Setup of job 9422:
// project_euler_17
module project_euler_17(
  input clk,
  input reset,
  output reg [3:0] ones_digit,
  output reg [3:0] tens_digit,
  output reg [3:0] hundreds_digit,
  output reg [15:0] letter_count,
  output reg done
);
==> flow/config.mk <==
export PLATFORM = sky130hd
export DESIGN_NAME = project_euler_17
export DESIGN_NICKNAME = project_euler_17
export VERILOG_FILES = /design/flow/design.v
export SDC_FILE = /design/flow/constraint.sdc
export NUM_CORES = 4
export LEC_CHECK = 0
export ABC_AREA = 1
export CAP_MARGIN = 20
export CORE_ASPECT_RATIO = 1.43
export CORE_MARGIN = 2
export CORE_UTILIZATION = 65
export PLACE_DENSITY_LB_ADDON = 0.01
export SLEW_MARGIN = 20
==> flow/constraint.sdc <==
create_clock -name core_clock -period 5.43 [get_ports {clk}]
set_input_delay 1.0860 -clock core_clock [delete_from_list [all_inputs] [get_ports {clk}]]
set_output_delay 1.0860 -clock core_clock [all_outputs]
set_load 0.01 [all_outputs]
run.sh (not shown) runs the stock make flow with config.mk's settings and CLKGATE_MAP_FILE=.
Job 9422 reached the final stage; the timing, DRC and antenna checks on its layout passed.
What job 7578 does differently from job 9422 at the input level:
--- a/flow/config.mk
+++ b/flow/config.mk
@@ -9,6 +9,5 @@
 export CAP_MARGIN = 20
-export CORE_ASPECT_RATIO = 1.43
 export CORE_MARGIN = 2
-export CORE_UTILIZATION = 65
-export PLACE_DENSITY_LB_ADDON = 0.01
+export CORE_UTILIZATION = 57
 export SLEW_MARGIN = 20
+export TNS_END_PERCENT = 15
==> flow/constraint.sdc <==
create_clock -name core_clock -period 3.88 [get_ports {clk}]
set_input_delay 0.7760 -clock core_clock [delete_from_list [all_inputs] [get_ports {clk}]]
set_output_delay 0.7760 -clock core_clock [all_outputs]
set_load 0.01 [all_outputs]
## What came out
Re async set-reset flop share out of synthesis: no difference whatsoever between job 7578 and job 9422. Re cell total after placement: job 7578 is 20% up on job 9422. In the summary table, job 7578 is marked failed, with error GRT-0232 raised in global routing. In the metrics for job 7578 and job 9422, the one carrying the lower number of gates given a new drive strength after cts is job 9422. When the final numbers for job 7578 and job 9422 were put side by side, the vertical die dimension turned out to be greater in job 9422. Per the comparison of job 7578 with job 9422, yosys synthesis chip area comparable, floorplan die area now larger, final weighted congestion in routability-driven placement held steady.
--- input diff job 7578..job 152 ---
--- a/flow/config.mk
+++ b/flow/config.mk
@@ -7,7 +7,5 @@
 export LEC_CHECK = 0
-export ABC_AREA = 1
 export CAP_MARGIN = 20
 export CORE_MARGIN = 2
-export CORE_UTILIZATION = 57
+export CORE_UTILIZATION = 45
 export SLEW_MARGIN = 20
-export TNS_END_PERCENT = 15
==> flow/constraint.sdc <==
create_clock -name core_clock -period 6.44 [get_ports {clk}]
set_input_delay 1.2880 -clock core_clock [delete_from_list [all_inputs] [get_ports {clk}]]
set_output_delay 1.2880 -clock core_clock [all_outputs]
set_load 0.01 [all_outputs]
[summary]
Job 152 | status: complete | timing, DRC, antenna: pass. In job 152, the share of synthesized area spent on multiplexers came out 1.8 points above the value in job 7578. Taking job 7578 as 1.0, job 152 lands at 1.16 on width of the die. The final reports for job 152 and job 7578 show aoi/oai-family share of the synthesized area higher in the former.
### job 152 -> job 3201
--- a/flow/config.mk
+++ b/flow/config.mk
@@ -9,3 +9,4 @@
 export CORE_MARGIN = 2
-export CORE_UTILIZATION = 45
+export CORE_UTILIZATION = 58
+export SETUP_SLACK_MARGIN = 1.7
 export SLEW_MARGIN = 20
==> flow/constraint.sdc <==
create_clock -name core_clock -period 6.8 [get_ports {clk}]
set_input_delay 1.3600 -clock core_clock [delete_from_list [all_inputs] [get_ports {clk}]]
set_output_delay 1.3600 -clock core_clock [all_outputs]
set_load 0.01 [all_outputs]
### Flow results
On die footprint, the higher figure sits with job 152, not job 3201.
Worst setup margin, job 152 and job 3201: lower on job 152
Between job 3201 and job 152, it is job 3201 whose leakage component of the power is higher, by about 18%.
Job 3201 against job 152: sequential power lower; sum of routed wire length over all layers higher; via count of the first global-routing pass higher; area used by sequential logic in the layout higher.


build 52:
Starting RTL as in the previous note.
Design project_euler_17, start of the top module:
module project_euler_17(
  input clk,
  input reset,
  output reg [3:0] ones_digit,
  output reg [3:0] tens_digit,
  output reg [3:0] hundreds_digit,
  output reg [15:0] letter_count,
  output reg done
);
  integer next_ones_digit;
  integer next_tens_digit;
  integer next_hundreds_digit;
  integer letters;
  always @(posedge clk or posedge reset)
  begin
    if (reset) begin
      ones_digit <= 0;
      tens_digit <= 0;
      hundreds_digit <= 0;
      letter_count <= 0;
      done <= 0;
    end
    else if (!done) begin
      next_ones_digit = 0;
      next_tens_digit = 0;
      next_hundreds_digit = 0;
      letters = 0;
      next_tens_digit[3:0] = tens_digit;
      next_hundreds_digit[3:0] = hundreds_digit;
      if (ones_digit == 9) begin
        next_ones_digit = 0;
        if (tens_digit == 9) begin
          next_tens_digit = 0;
          if (hundreds_digit == 9) begin
            next_hundreds_digit = 0;
            letters += 11;  
            done <= 1;
  ...
==> flow/config.mk <==
export PLATFORM = sky130hd
export DESIGN_NAME = project_euler_17
export DESIGN_NICKNAME = project_euler_17
export VERILOG_FILES = /design/flow/design.v
export SDC_FILE = /design/flow/constraint.sdc
export NUM_CORES = 4
export LEC_CHECK = 0
export CAP_MARGIN = 0
export CELL_PAD_IN_SITES_DETAIL_PLACEMENT = 0
export CORE_ASPECT_RATIO = 0.5
export CORE_MARGIN = 2
export CORE_UTILIZATION = 64
export GPL_ROUTABILITY_DRIVEN = 1
export HOLD_SLACK_MARGIN = 0.06
export MAX_ROUTING_LAYER = met5
export PLACE_DENSITY = 0.8
export SETUP_SLACK_MARGIN = 2.24
export SLEW_MARGIN = 40
export TNS_END_PERCENT = 25
==> flow/constraint.sdc <==
create_clock -name core_clock -period 9.58 [get_ports {clk}]
set_input_delay 1.9160 -clock core_clock [delete_from_list [all_inputs] [get_ports {clk}]]
set_output_delay 1.9160 -clock core_clock [all_outputs]
set_load 0.01 [all_outputs]
Build 52 | stages: all done | timing, DRC, antenna: all pass
Relative to build 52, the following input files were edited for build 3:
Settings: SLEW_MARGIN: 40 -> 0; HOLD_SLACK_MARGIN: 0.06 -> 0.07; CAP_MARGIN: 0 -> 20; CORE_ASPECT_RATIO: 0.5 -> 1.67; PLACE_DENSITY: 0.8 -> unset; SETUP_SLACK_MARGIN: 2.24 -> 2.72; TNS_END_PERCENT: 25 -> unset; PLACE_DENSITY_LB_ADDON: unset -> 0.05; CORE_UTILIZATION: 64 -> 55.
### Flow results
Lower count of clock buffers in the final design was reported by build 52, not build 3. Slew of the pin with the lowest slew margin is higher on build 3. | first-iteration DRC count | lower: build 52 |. Compared with build 52, in build 3 critical path buffer and inverter count held; setup slack after layout went up 410 ps.
Inputs modified between build 3 and build 66:
Settings: ABC_AREA now 1, previously not set; CAP_MARGIN now 0, was 20; CTS_CLUSTER_DIAMETER now 219, previously not set; CORE_UTILIZATION now 43, was 55; CORE_ASPECT_RATIO now 1.03, was 1.67; HOLD_SLACK_MARGIN no longer set, was 0.07; SETUP_SLACK_MARGIN now 1.6, was 2.72; CTS_CLUSTER_SIZE now 36, previously not set.
Results
Build 66: no failed stages, no open violations at the end
Going from build 3 to build 66, number of instances in the placed design grew by more than 10%.
The number of standard-cell rows in the floorplan reported for build 66 is smaller than that of build 3 by 5.
When the final numbers for build 3 and build 66 were put side by side, the global-route usage turned out to be smaller in build 66.
Build 66: via count 124 below build 3
From build 3 to build 66 the numbers moved as follows: total buffers and inverters traversed by the critical path now sits higher; clock-buffer cell count now sits lower; standard cell area after detailed placement now sits lower.
Compared with build 3, build 66 shows a layout overhead on the synthesized area that is 0.72 points higher.
Relative to build 66, the following input files were edited for build 91:
Settings: ABC_AREA: 1 -> 0; CTS_CLUSTER_DIAMETER: 219 -> 28; GPL_TIMING_DRIVEN: unset -> 1; CELL_PAD_IN_SITES_GLOBAL_PLACEMENT: unset -> 2; CORE_ASPECT_RATIO: 1.03 -> 1.86; SETUP_SLACK_MARGIN: 1.6 -> unset; MIN_ROUTING_LAYER: unset -> met1; PLACE_DENSITY_LB_ADDON: 0.05 -> 0.08.
### Flow results
Between build 91 and build 66, it is build 91 whose met2 layer wire length in the routed design is higher, by 42%. Build 91 vs. build 66: clock tree cell share of total cell area higher; routed length on met3 higher; detailed placement HPWL higher; count of non-CTS buffers in the layout higher. Summary of build 91 over build 66: slew of the pin with the lowest slew margin -76 ps; setup slack of the critical path after layout -1390 ps. [build 91 vs build 66] post-layout minimum cycle time: higher in build 91. Net switching fraction of the power down 3.0 points in build 91 wrt build 66. Between build 66 and build 91, met2 routing resource usage after global routing increased. Build 91: die area higher than build 66.


project_euler_17 again, from the RTL that the note above started with.
// project_euler_17
module project_euler_17(
  input clk,
  input reset,
  output reg [3:0] ones_digit,
  output reg [3:0] tens_digit,
  output reg [3:0] hundreds_digit,
  output reg [15:0] letter_count,
  output reg done
);
  integer next_ones_digit;
  integer next_tens_digit;
  integer next_hundreds_digit;
  integer letters;
  always @(posedge clk or posedge reset)
  begin
    if (reset) begin
      ones_digit <= 0;
      tens_digit <= 0;
      hundreds_digit <= 0;
      letter_count <= 0;
      done <= 0;
    end
    else if (!done) begin
      next_ones_digit = 0;
      next_tens_digit = 0;
      next_hundreds_digit = 0;
      letters = 0;
      next_tens_digit[3:0] = tens_digit;
      next_hundreds_digit[3:0] = hundreds_digit;
      if (ones_digit == 9) begin
        next_ones_digit = 0;
        if (tens_digit == 9) begin
          next_tens_digit = 0;
          if (hundreds_digit == 9) begin
            next_hundreds_digit = 0;
            letters += 11;  
            done <= 1;
          end
          else
            next_hundreds_digit[3:0] = hundreds_digit + 1;
        end
        else
          next_tens_digit[3:0] = tens_digit + 1;
      end
      else
        next_ones_digit[3:0] = ones_digit + 1;
      if (next_tens_digit != 1) begin
        case (next_ones_digit)
          1: letters += 3;  
          2: letters += 3;  
          3: letters += 5;  
          4: letters += 4;  
          5: letters += 4;  
          6: letters += 3;  
          7: letters += 5;  
          8: letters += 5;  
          9: letters += 4;  
        endcase
        case (next_tens_digit)
          2: letters += 6;  
          3: letters += 6;  
          4: letters += 5;  
          5: letters += 5;  
          6: letters += 5;  
          7: letters += 7;  
          8: letters += 6;  
          9: letters += 6;  
        endcase
      end
      else begin
        case (next_ones_digit)
          0: letters += 3;  
          1: letters += 6;  
          2: letters += 6;  
          3: letters += 8;  
          4: letters += 8;  
          5: letters += 7;  
          6: letters += 7;  
          7: letters += 9;  
  ...
==> flow/config.mk <==
export PLATFORM = sky130hd
export DESIGN_NAME = project_euler_17
export DESIGN_NICKNAME = project_euler_17
export VERILOG_FILES = /design/flow/design.v
export SDC_FILE = /design/flow/constraint.sdc
export NUM_CORES = 4
export LEC_CHECK = 0
export CAP_MARGIN = 20
export CELL_PAD_IN_SITES_DETAIL_PLACEMENT = 0
export CORE_ASPECT_RATIO = 1.67
export CORE_MARGIN = 2
export CORE_UTILIZATION = 55
export GPL_ROUTABILITY_DRIVEN = 1
export HOLD_SLACK_MARGIN = 0.07
export MAX_ROUTING_LAYER = met5
export SETUP_SLACK_MARGIN = 1.73
export SLEW_MARGIN = 0
==> flow/constraint.sdc <==
create_clock -name core_clock -period 9.58 [get_ports {clk}]
set_input_delay 1.9160 -clock core_clock [delete_from_list [all_inputs] [get_ports {clk}]]
set_output_delay 1.9160 -clock core_clock [all_outputs]
set_load 0.01 [all_outputs]
The first run ran to the end with no violations.
Change:
--- a/flow/config.mk
+++ b/flow/config.mk
@@ -11,3 +11,3 @@
 export CORE_MARGIN = 2
-export CORE_UTILIZATION = 55
+export CORE_UTILIZATION = 65
 export GPL_ROUTABILITY_DRIVEN = 1
==> flow/constraint.sdc (replaced) <==
create_clock -name core_clock -period 6.54 [get_ports {clk}]
set_input_delay 1.3080 -clock core_clock [delete_from_list [all_inputs] [get_ports {clk}]]
set_output_delay 1.3080 -clock core_clock [all_outputs]
set_load 0.01 [all_outputs]
Effect:
- final cell count went up by 6.0%
- final area goes up by 19%
- sequential share of layout area came out lower by 3.2 points
- worst setup slack got worse by 2100 ps
- global-route usage is higher by 10 points
- first-iteration DRC count grows by 59%
- total power climbs by 58%
- wire length increases by 47%
- worst hold slack gets better by 8.1 ps
- fmax climbs by 16%
- non-clock buffer count goes up by 50
Change:
--- a/flow/config.mk
+++ b/flow/config.mk
@@ -9,5 +9,6 @@
 export CELL_PAD_IN_SITES_DETAIL_PLACEMENT = 0
-export CORE_ASPECT_RATIO = 1.67
+export CORE_ASPECT_RATIO = 1.02
 export CORE_MARGIN = 2
-export CORE_UTILIZATION = 65
+export CORE_UTILIZATION = 70
+export CTS_CLUSTER_DIAMETER = 27
 export GPL_ROUTABILITY_DRIVEN = 1
@@ -15,3 +16,3 @@
 export MAX_ROUTING_LAYER = met5
-export SETUP_SLACK_MARGIN = 1.73
-export SLEW_MARGIN = 0
+export SETUP_SLACK_MARGIN = -0.44
+export SLEW_MARGIN = 35
==> flow/constraint.sdc (replaced) <==
create_clock -name core_clock -period 5.66 [get_ports {clk}]
set_input_delay 1.1320 -clock core_clock [delete_from_list [all_inputs] [get_ports {clk}]]
set_output_delay 1.1320 -clock core_clock [all_outputs]
set_load 0.01 [all_outputs]
Now the flow ran to the end with violations: negative setup slack.
Via count shrinks by about 5.4%.
Setup slack loses 1000 ps.
Final cell count shrinks by about 4.4%.
Cell area shrinks by 10%.
Die area shrinks by about 7%.
Combinational power stays flat.
Global-route usage grows by 0.35 points.
Worst hold slack barely changes.
Change:
==> flow/config.mk (replaced) <==
export PLATFORM = sky130hd
export DESIGN_NAME = project_euler_17
export DESIGN_NICKNAME = project_euler_17
export VERILOG_FILES = /design/flow/design.v
export SDC_FILE = /design/flow/constraint.sdc
export NUM_CORES = 4
export LEC_CHECK = 0
export ABC_AREA = 1
export CAP_MARGIN = 20
export CORE_MARGIN = 2
export CORE_UTILIZATION = 65
export SLEW_MARGIN = 20
==> flow/constraint.sdc (replaced) <==
create_clock -name core_clock -period 6.35 [get_ports {clk}]
set_input_delay 1.2700 -clock core_clock [delete_from_list [all_inputs] [get_ports {clk}]]
set_output_delay 1.2700 -clock core_clock [all_outputs]
set_load 0.01 [all_outputs]
The new run went through all stages and came out clean.
Sequential power fell by about 12%.
Wire length decreases by 27%.
Via count drops by about 15%.
Clock skew stays flat.
Total power is lower by about 17%.
Count of clock-buffer cells in the layout is unchanged.
Synthesized area came out lower by about 8%.


Starting RTL as in the previous note.
Settings: LEC_CHECK=0, CAP_MARGIN=20, CELL_PAD_IN_SITES_DETAIL_PLACEMENT=0, CORE_ASPECT_RATIO=1.67, CORE_MARGIN=2, CORE_UTILIZATION=65, GPL_ROUTABILITY_DRIVEN=1, HOLD_SLACK_MARGIN=0.07, MAX_ROUTING_LAYER=met5, SLEW_MARGIN=35; clock period 5.68 ns.
The baseline ran to the end with violations: setup timing.
Next try:
CELL_PAD_IN_SITES_DETAIL_PLACEMENT = default   (was 0)
CORE_ASPECT_RATIO = default   (was 1.67)
CORE_UTILIZATION = 40   (was 65)
GPL_ROUTABILITY_DRIVEN = default   (was 1)
HOLD_SLACK_MARGIN = default   (was 0.07)
MAX_ROUTING_LAYER = default   (was met5)
SLEW_MARGIN = 20   (was 35)
clock period = 6.98 ns   (was 5.68 ns; I/O delays follow)
The new run ran to the end with no violations; final area goes down by a little under a tenth; cell count goes up by a few percent; maximum frequency goes down by roughly a tenth; power goes down by about a fifth; worst setup slack gets better by 0.71 ns; synthesized area is unchanged; die size goes up by well over a third; global-route usage goes down by 14 points; sequential power goes down by about a fifth; non-clock buffer count goes down by 30; worst hold slack gets worse by 0.0091 ns.
Next try:
clock period = 10.0 ns   (was 6.98 ns; I/O delays follow)
Count of clock-buffer cells in the layout climbs by 2.
Sequential cell count is unchanged.
Maximum frequency decreases by 7.7%.
Power falls by about 30%.
Clock power fell by about 30%.
Hold slack is about the same.
Next try:
CAP_MARGIN = 40   (was 20)
CELL_PAD_IN_SITES_DETAIL_PLACEMENT = 2   (was default)
CORE_ASPECT_RATIO = 1.96   (was default)
GPL_ROUTABILITY_DRIVEN = 0   (was default)
MIN_ROUTING_LAYER = met1   (was default)
TNS_END_PERCENT = 75   (was default)
Outcome:
- The changed run completed with no timing, DRC or antenna violations
- area after synthesis is unchanged
- global-route usage rose by 15 points
- clock power rose by 22%
- routed wire length rose by 84%
Next try:
CORE_ASPECT_RATIO = default   (was 1.96)
MIN_ROUTING_LAYER = met2   (was met1)
TNS_END_PERCENT = default   (was 75)
Effect: Cell area hardly moves; cell count increases by 1.9%; worst setup slack is better by 0.13 ns.
Power is estimated from default activity; no workload was simulated.
